==> job 568: inputs <==
==> flow/design.v <==
`timescale 1ns/10ps
module CannyEdge(dAddrRegRow, dAddrRegCol, bWE, bCE, InData, OutData,
	OPMode, bOPEnable, dReadReg, dWriteReg,	tclk, rst_b);
	input 	[2:0]				dAddrRegRow, dAddrRegCol;
	input						bWE, bCE;
	input 	[8-1:0] 	InData;
	output	[8-1:0] 	OutData;
	reg		[8-1:0] 	OutData;
	input 	[2:0]				OPMode;
	input 						bOPEnable;
	input 	[3:0]				dReadReg, dWriteReg;
	input						tclk, rst_b;
	reg 	[8-1:0]	regX[0:24];	 
	reg 	[8-1:0]	regY6;		 
	reg 	[8-1:0]	regZ[0:12];	 
	wire	[5:0]			wIdx = dAddrRegRow*3'd5 + dAddrRegCol;	 
	wire	[8-1:0]	gf[0:24];	 
	reg 	[8-1:0]	Out_gf, Out_gradient, Out_direction, Out_bThres;
	parameter		dThresHigh = 15;
	parameter		dThresLow = 10;
	parameter		dWidth = 200;
	parameter		dHeight = 200;
	reg			[14:0]	tpSum;
	reg			[1:0]	IntSignal;
	reg signed [31:0]	Gx, Gy, fGx, fGy;
	reg signed	[1:0]	dx, dy;
	integer	k;
	assign gf[0] =1;  assign gf[1] =3;  assign gf[2] =4;  assign gf[3] =3;  assign gf[4] =1;
	assign gf[5] =3;  assign gf[6] =7;  assign gf[7] =10; assign gf[8] =7;  assign gf[9] =3;
	assign gf[10]=4;  assign gf[11]=10; assign gf[12]=16; assign gf[13]=10; assign gf[14]=4;
	assign gf[15]=3;  assign gf[16]=7;  assign gf[17]=10; assign gf[18]=7;  assign gf[19]=3;
	assign gf[20]=1;  assign gf[21]=3;  assign gf[22]=4;  assign gf[23]=3;  assign gf[24]=1;
	always @(posedge tclk or negedge rst_b)
	begin
		if(!rst_b) begin
			IntSignal <= 2'b00;
		end
		else if(bCE==1'b0 && bWE==1'b0) 
		begin
			if(dWriteReg == 0)
				regX[wIdx] <= InData;
			else if(dWriteReg == 1) begin
				if(wIdx == 6)
					regY6 <= InData;
			end
			else if(dWriteReg == 2) begin
				if(wIdx <= 12)
					regZ[wIdx] <= InData;
			end
		end
		else if(bCE==1'b0 && bWE==1'b1)
		begin
			if(dReadReg == 0)
				OutData <= Out_gf;
			else if(dReadReg == 1)
				OutData <= Out_gradient;
			else if(dReadReg == 2)
				OutData <= Out_direction;
			else if(dReadReg == 3)
				OutData <= Out_gradient;
			else if(dReadReg == 4)
				OutData <= Out_bThres;
			else
				OutData <= OutData;
		end
		else
		begin
			if(bOPEnable==1'b0)
			begin
				if(OPMode == 0)
				begin
					if(IntSignal == 2'b00)	begin
						tpSum <= (gf[0]*regX[0]+gf[1]*regX[1]+gf[2]*regX[2]+gf[3]*regX[3]+gf[4]*regX[4]+gf[5]*regX[5]+gf[6]*regX[6]+gf[7]*regX[7]+gf[8]*regX[8]+gf[9]*regX[9]+gf[10]*regX[10]+gf[11]*regX[11]+gf[12]*regX[12]+gf[13]*regX[13]+gf[14]*regX[14]+gf[15]*regX[15]+gf[16]*regX[16]+gf[17]*regX[17]+gf[18]*regX[18]+gf[19]*regX[19]+gf[20]*regX[20]+gf[21]*regX[21]+gf[22]*regX[22]+gf[23]*regX[23]+gf[24]*regX[24]);
						IntSignal <= 2'b01;
					end
					else if(IntSignal == 2'b01) begin
						Out_gf <= tpSum >> 7;				 
					end
					else begin
						Out_gf <= Out_gf;
						IntSignal <= IntSignal;
					end
				end
				else if(OPMode == 1)
				begin
					if(IntSignal == 2'b00)	begin
						Gx <= -regX[0]-2*regX[5]-regX[10]+regX[2]+2*regX[7]+regX[12];
						Gy <= +regX[0]+2*regX[1]+regX[2]-regX[10]-2*regX[11]-regX[12];
						IntSignal <= 2'b01;
					end
					else if(IntSignal == 2'b01) begin
						if(Gx >= 0 && Gy >= 0)
							Out_gradient <= (Gx+Gy)/8;
						else if(Gx < 0 && Gy >=0)
							Out_gradient <= (-Gx+Gy)/8;
						else if(Gx >= 0 && Gy < 0)
							Out_gradient <= (Gx-Gy)/8;
						else if(Gx < 0 && Gy < 0)
							Out_gradient <= (-Gx-Gy)/8;
						else
							Out_gradient <= Out_gradient;
						IntSignal <= 2'b10;
					end	
					else if(IntSignal == 2'b10) begin
						if(Gy < 0)
						begin
							fGx <= -Gx;
							fGy <= -Gy;
						end
						else
						begin
							fGx <= Gx;
							fGy <= Gy;
						end
						IntSignal <= 2'b11;
					end
					else if(IntSignal == 2'b11) begin
						if(fGx >=0)
						begin
							if(fGy <= fGx>>1)  
								Out_direction <= 0;
							else if(fGy > fGx>>1 && fGy <= fGx*25/10)  
								Out_direction <= 45;
							else if(fGy > fGx*25/10)
								Out_direction <= 90;
							else
								Out_direction <= Out_direction;
						end
						else  
						begin
							if(fGy <= -fGx>>1)
								Out_direction <= 0;
							else if(fGy > -fGx>>1 && fGy <= -fGx*25/10)
								Out_direction <= 135;
							else if(fGy > -fGx*25/10)
								Out_direction <= 90;
							else
								Out_direction <= Out_direction;
						end
						IntSignal <= IntSignal;
					end
				end
				else if(OPMode == 2)
				begin
					if(IntSignal == 2'b00) begin
						if(regY6 == 0) begin
							dx <= 1;
							dy <= 0;
						end
						else if(regY6 == 45) begin
							dx <= -1;
							dy <= 1;
						end
						else if(regY6 == 90) begin
							dx <= 0;
							dy <= 1;
						end
						else if(regY6 == 135) begin
							dx <= 1;
							dy <= 1;
						end
						else begin
							dx <= 0; 
							dy <= 0; 
						end
						IntSignal <= 2'b01;
					end
					else if(IntSignal == 2'b01) begin
						if(regX[6] < regX[6-5*dy-dx] | regX[6] < regX[6+5*dy+dx])
							regX[6] <= 0;
						IntSignal <= IntSignal;
						Out_gradient <= regX[6];
					end
				end
				else if(OPMode == 3)
				begin
					if(IntSignal == 2'b00) begin
						if(regY6 == 0) begin
							dx <= 1;
							dy <= 0;
						end
						else if(regY6 == 45) begin
							dx <= -1;
							dy <= 1;
						end
						else if(regY6 == 90) begin
							dx <= 0;
							dy <= 1;
						end
						else if(regY6 == 135) begin
							dx <= 1;
							dy <= 1;
						end
						else begin
							dx <= 0; 
							dy <= 0; 
						end
						IntSignal <= 2'b01;
					end	
					else if(IntSignal == 2'b01) begin
						if(regX[6] >= dThresHigh)		 
							Out_bThres <= 1;
						else if(regX[6] <= dThresLow)	 
							Out_bThres <= 0;
						else							 
						begin
							if(regX[6-5*dy-dx] >= dThresHigh || regX[6+5*dy+dx] >= dThresHigh)
								Out_bThres <= 1;
							else if(regZ[6-5*dy-dx] == 1 || regZ[6+5*dy+dx] == 1)
								Out_bThres <= 1;
							else
								Out_bThres <= 0;
						end
						IntSignal <= IntSignal;
					end
				end
			end	
			else  
				IntSignal <= 2'b00;
		end  
	end
endmodule
==> flow/run.sh <==
#!/bin/bash
# the make line also repeats each setting of config.mk as NAME=value (left out here)
make -C /OpenROAD-flow-scripts/flow DESIGN_CONFIG=/design/flow/config.mk WORK_HOME=/design/flow/orfs CLKGATE_MAP_FILE= finish
==> flow/config.mk <==
export PLATFORM = sky130hd
export DESIGN_NAME = CannyEdge
export DESIGN_NICKNAME = CannyEdge
export VERILOG_FILES = /design/flow/design.v
export SDC_FILE = /design/flow/constraint.sdc
export NUM_CORES = 4
export LEC_CHECK = 0
export CAP_MARGIN = 20
export CORE_MARGIN = 2
export CORE_UTILIZATION = 72
export CTS_CLUSTER_DIAMETER = 57
export MAX_ROUTING_LAYER = met4
export PLACE_DENSITY = 0.66
export SETUP_SLACK_MARGIN = 5.0
export SLEW_MARGIN = 20
==> flow/constraint.sdc <==
create_clock -name core_clock -period 19.5 [get_ports {tclk}]
set_input_delay 3.9000 -clock core_clock [delete_from_list [all_inputs] [get_ports {tclk}]]
set_output_delay 3.9000 -clock core_clock [all_outputs]
set_load 0.01 [all_outputs]
==> job 9918 (differences from job 568) <==
Settings changed: ABC_AREA set to 1, CTS_CLUSTER_DIAMETER 57 to unset, MAX_ROUTING_LAYER met4 to unset, PLACE_DENSITY 0.66 to 0.42, SETUP_SLACK_MARGIN 5.0 to unset.
==> flow/constraint.sdc (replaced) <==
create_clock -name core_clock -period 20.8 [get_ports {tclk}]
set_input_delay 4.1600 -clock core_clock [delete_from_list [all_inputs] [get_ports {tclk}]]
set_output_delay 4.1600 -clock core_clock [all_outputs]
set_load 0.01 [all_outputs]
==> job 2233 (differences from job 568) <==
Settings changed: CORE_UTILIZATION 72 to 40, CTS_CLUSTER_DIAMETER 57 to unset, MAX_ROUTING_LAYER met4 to unset, PLACE_DENSITY 0.66 to unset, SETUP_SLACK_MARGIN 5.0 to 3.36.
==> flow/constraint.sdc (replaced) <==
create_clock -name core_clock -period 23.6 [get_ports {tclk}]
set_input_delay 4.7200 -clock core_clock [delete_from_list [all_inputs] [get_ports {tclk}]]
set_output_delay 4.7200 -clock core_clock [all_outputs]
set_load 0.01 [all_outputs]
==> notes <==
Job 9918 finished clean. Job 568 aborted during 5_1_grt on ODB-0269. Job 2233 produced a clean layout. In job 9918 the final cell count is smaller than in job 2233, by about 4%. Of job 2233 and job 9918, job 2233 has the higher design area (gap 7.1%, measured against job 9918). Register-to-register slack: job 9918 is lower than job 2233 (3600 ps). Against job 9918, the clock power of job 2233 is smaller by 8.1%. Critical path depth: job 2233 is lower than job 9918 (93). Of job 2233 and job 9918, job 9918 has the higher sequential power (gap about 10%, measured against job 9918). Between job 2233 and job 9918, the lower first-iteration DRC count is in job 2233 (gap 29%, measured against job 9918).
Power and IR drop assume default switching activity.
